==> inputs of tundra <==
// top
module top(clk, rst_n, in, valid_in, last_in, out, valid_out, last_out, ready);
export LEC_CHECK = 0
export CAP_MARGIN = 0
export CORE_ASPECT_RATIO = 0.71
export CORE_MARGIN = 2
export CORE_UTILIZATION = 72
export CTS_CLUSTER_DIAMETER = 29
export CTS_CLUSTER_SIZE = 47
export GPL_ROUTABILITY_DRIVEN = 1
export GPL_TIMING_DRIVEN = 1
export PLACE_DENSITY_LB_ADDON = 0.0
export SETUP_SLACK_MARGIN = 1.02
export SLEW_MARGIN = 10
export TNS_END_PERCENT = 20
create_clock -name core_clock -period 3.59 [get_ports {clk}]
run.sh (not shown) runs the stock make flow with config.mk's settings and CLKGATE_MAP_FILE=.
==> harbor (differences from tundra) <==
==> flow/config.mk (replaced) <==
export PLATFORM = sky130hd
export DESIGN_NAME = top
export DESIGN_NICKNAME = top
export VERILOG_FILES = /design/flow/design.v
export SDC_FILE = /design/flow/constraint.sdc
export NUM_CORES = 4
export LEC_CHECK = 0
export ABC_AREA = 1
export CAP_MARGIN = 35
export CORE_MARGIN = 2
export CORE_UTILIZATION = 72
export CTS_CLUSTER_DIAMETER = 212
export CTS_CLUSTER_SIZE = 15
export SETUP_SLACK_MARGIN = -0.34
export SLEW_MARGIN = 20
==> flow/constraint.sdc (replaced) <==
create_clock -name core_clock -period 3.45 [get_ports {clk}]
set_input_delay 0.6900 -clock core_clock [delete_from_list [all_inputs] [get_ports {clk}]]
set_output_delay 0.6900 -clock core_clock [all_outputs]
set_load 0.01 [all_outputs]
==> results <==
Post-Route Skew: harbor 52.0 ps; tundra 73.9 ps
Seq. cell area: harbor 0.0648 sq mm; tundra 0.0648 sq mm
GRT met2 Usage: harbor 67.6%; tundra 74.1%
Routed wl met3: harbor 41900 um; tundra 56600 um
Worst skew pair latency: harbor 850 ps; tundra 990 ps
Number of tap instances: harbor 1768; tundra 1695
Number of warnings in the stage logs: harbor 41; tundra 44
Status: harbor failed layout checks; tundra failed layout checks
Layout check failures: harbor setup timing; tundra setup timing
Wire length of the first global-routing pass: harbor 437000 um; tundra 470000 um
Peak Freq: harbor 238 MHz; tundra 192 MHz
Number of buffers inserted during clock tree synthesis: harbor 164; tundra 318
Total number of vias: harbor 75700; tundra 65300
Number of cells produced by synthesis: harbor 8550; tundra 5194
Hold path cells: harbor 3; tundra 2
Transition at the pin with the smallest max-transition slack: harbor 845 ps; tundra 891 ps
Count of buffers added by post-CTS timing repair for setup: harbor 47; tundra 23
Starting Density: harbor 72.4%; tundra 72.7%
Tmin final: harbor 4200 ps; tundra 5210 ps
Setup violation total in the final timing report: harbor 1950; tundra 2094
Post-Syn Area: harbor 0.0964 sq mm; tundra 0.0939 sq mm
Final layout net count: harbor 9630; tundra 6516
Number of signal-net inverters in the final layout: harbor 535; tundra 168
Multi-input gates: harbor 5345; tundra 2592
Non-filler instance count after layout: harbor 11200; tundra 8118
CP endpoint: harbor s0.fifo[11][3]; tundra t0.out[27]
Final worst setup slack: harbor -747 ps; tundra -1620 ps
Slew headroom: harbor 43.1%; tundra 40.4%


==> inputs of raven <==
Starting RTL as in the previous note.
==> flow/config.mk <==
export PLATFORM = sky130hd
export DESIGN_NAME = top
export DESIGN_NICKNAME = top
export VERILOG_FILES = /design/flow/design.v
export SDC_FILE = /design/flow/constraint.sdc
export NUM_CORES = 4
export LEC_CHECK = 0
export CAP_MARGIN = 40
export CELL_PAD_IN_SITES_DETAIL_PLACEMENT = 2
export CELL_PAD_IN_SITES_GLOBAL_PLACEMENT = 3
export CORE_MARGIN = 7
export CORE_UTILIZATION = 62
export CTS_CLUSTER_SIZE = 21
export GPL_ROUTABILITY_DRIVEN = 1
export GPL_TIMING_DRIVEN = 0
export HOLD_SLACK_MARGIN = 0.28
export MIN_ROUTING_LAYER = met1
export PLACE_DENSITY = 0.95
export SLEW_MARGIN = 20
export TNS_END_PERCENT = 70
==> flow/constraint.sdc <==
create_clock -name core_clock -period 8.0 [get_ports {clk}]
set_input_delay 1.6000 -clock core_clock [delete_from_list [all_inputs] [get_ports {clk}]]
set_output_delay 1.6000 -clock core_clock [all_outputs]
set_load 0.01 [all_outputs]
==> lagoon: changes against raven <==
CAP_MARGIN = 20   (was 40)
CELL_PAD_IN_SITES_DETAIL_PLACEMENT = not set   (was 2)
CELL_PAD_IN_SITES_GLOBAL_PLACEMENT = not set   (was 3)
CORE_MARGIN = 2   (was 7)
CORE_UTILIZATION = 72   (was 62)
CTS_CLUSTER_SIZE = not set   (was 21)
GPL_ROUTABILITY_DRIVEN = not set   (was 1)
GPL_TIMING_DRIVEN = not set   (was 0)
HOLD_SLACK_MARGIN = not set   (was 0.28)
MIN_ROUTING_LAYER = not set   (was met1)
PLACE_DENSITY = not set   (was 0.95)
PLACE_DENSITY_LB_ADDON = 0.0   (was not set)
SETUP_SLACK_MARGIN = 1.21   (was not set)
TNS_END_PERCENT = not set   (was 70)
==> flow/constraint.sdc (replaced) <==
create_clock -name core_clock -period 4.15 [get_ports {clk}]
set_input_delay 0.8300 -clock core_clock [delete_from_list [all_inputs] [get_ports {clk}]]
set_output_delay 0.8300 -clock core_clock [all_outputs]
set_load 0.01 [all_outputs]
==> yarrow: changes against raven <==
CAP_MARGIN = 20   (was 40)
CELL_PAD_IN_SITES_DETAIL_PLACEMENT = not set   (was 2)
CELL_PAD_IN_SITES_GLOBAL_PLACEMENT = not set   (was 3)
CORE_MARGIN = 2   (was 7)
CORE_UTILIZATION = 40   (was 62)
CTS_CLUSTER_SIZE = not set   (was 21)
GPL_ROUTABILITY_DRIVEN = not set   (was 1)
GPL_TIMING_DRIVEN = not set   (was 0)
HOLD_SLACK_MARGIN = not set   (was 0.28)
MIN_ROUTING_LAYER = not set   (was met1)
PLACE_DENSITY = not set   (was 0.95)
SETUP_SLACK_MARGIN = 0.25   (was not set)
TNS_END_PERCENT = not set   (was 70)
==> flow/constraint.sdc (replaced) <==
create_clock -name core_clock -period 6.17 [get_ports {clk}]
set_input_delay 1.2340 -clock core_clock [delete_from_list [all_inputs] [get_ports {clk}]]
set_output_delay 1.2340 -clock core_clock [all_outputs]
set_load 0.01 [all_outputs]
==> ember: changes against raven <==
CAP_MARGIN = 20   (was 40)
CELL_PAD_IN_SITES_DETAIL_PLACEMENT = not set   (was 2)
CELL_PAD_IN_SITES_GLOBAL_PLACEMENT = not set   (was 3)
CORE_MARGIN = 2   (was 7)
CORE_UTILIZATION = 71   (was 62)
CTS_CLUSTER_DIAMETER = 212   (was not set)
CTS_CLUSTER_SIZE = not set   (was 21)
GPL_ROUTABILITY_DRIVEN = not set   (was 1)
GPL_TIMING_DRIVEN = not set   (was 0)
HOLD_SLACK_MARGIN = not set   (was 0.28)
MIN_ROUTING_LAYER = not set   (was met1)
PLACE_DENSITY = not set   (was 0.95)
TNS_END_PERCENT = not set   (was 70)
==> flow/constraint.sdc (replaced) <==
create_clock -name core_clock -period 5.41 [get_ports {clk}]
set_input_delay 1.0820 -clock core_clock [delete_from_list [all_inputs] [get_ports {clk}]]
set_output_delay 1.0820 -clock core_clock [all_outputs]
set_load 0.01 [all_outputs]
==> impl_metrics.env <==
# implementation run metrics
export IMPL_floorplan_die_height_um=365
export IMPL_grt_setup_unrepaired="yes"
export IMPL_floorplan_initialDensity_pct=72.5
export IMPL_nWellTaps=1742
export IMPL_floorplan_die_width_um=365
export IMPL_checkFailReasons="negative setup slack"
export IMPL_htree_num_levels=4
export IMPL_design_die_area_um2=133000
export IMPL_rows=132
export IMPL_floorplan_core_area_um2=129000
export IMPL_minimum_clock_period_ps=4920
export IMPL_post_synth_main_logic_family="multiplexers"
export IMPL_status="failed layout checks"
export IMPL_setup_ws_ps=-768
export IMPL_routabilityCongestion=0.920
export IMPL_synth_top_cell_by_area="edfxtp_1"
export IMPL_finish_stage_setup_viols=1929
[end of results for lagoon]
==> impl_metrics.env <==
# source this file to load flow results
export IMPL_flow_stopped_at="detailed placement"
export IMPL_routabilityCongestion=0.870
export IMPL_post_synth_main_logic_family="multiplexers"
export IMPL_floorplan_initialDensity_pct=62.5
export IMPL_design_die_area_um2=162000
export IMPL_floorplan_die_height_um=403
export IMPL_floorplan_die_width_um=403
export IMPL_synth_top_cell_by_area="edfxtp_1"
export IMPL_share_of_the_synthesized_area_in_the_top_cell_type_pct=66.5
export IMPL_place_port_buffers=70
export IMPL_status="did not finish"
export IMPL_floorplan_core_area_um2=150000
export IMPL_synthSimpleGateAreaFrac_pct=3.74
export IMPL_rows=142
export IMPL_flip_flops_with_a_built_in_enable=2080
export IMPL_yosys_register_bits=2193
export IMPL_toolErrorMsg="Error: detail_place.tcl, 38 bad optional access"
[end of results for raven]
==> impl_metrics.env <==
# implementation run metrics
export IMPL_routabilityCongestion=0.842
export IMPL_minimum_clock_period_ps=5540
export IMPL_post_synth_main_logic_family="multiplexers"
export IMPL_status="finished clean"
export IMPL_synth_top_cell_by_area="edfxtp_1"
export IMPL_finish_stage_setup_viols=0
export IMPL_design_die_area_um2=239000
export IMPL_floorplan_core_area_um2=233000
export IMPL_nWellTaps=3132
[end of results for yarrow]
==> impl_metrics.env <==
# implementation run metrics
export IMPL_status="finished clean"
export IMPL_routabilityCongestion=0.909
export IMPL_antenna_found_initial=3
export IMPL_yosys_stat_cells=5194
export IMPL_design_die_area_um2=135000
export IMPL_minimum_clock_period_ps=5190
export IMPL_floorplan_initialDensity_pct=71.5
export IMPL_floorplan_die_width_um=368
export IMPL_flip_flops_with_a_built_in_enable=2080
export IMPL_nWellTaps=1755
export IMPL_floorplan_core_area_um2=131000
export IMPL_setup_ws_ps=223
export IMPL_powerComb_w=0.000892
export IMPL_grt_setup_unrepaired="no"
export IMPL_post_synth_main_logic_family="multiplexers"
export IMPL_htree_num_levels=4
export IMPL_synth_top_cell_by_area="edfxtp_1"
[end of results for ember]
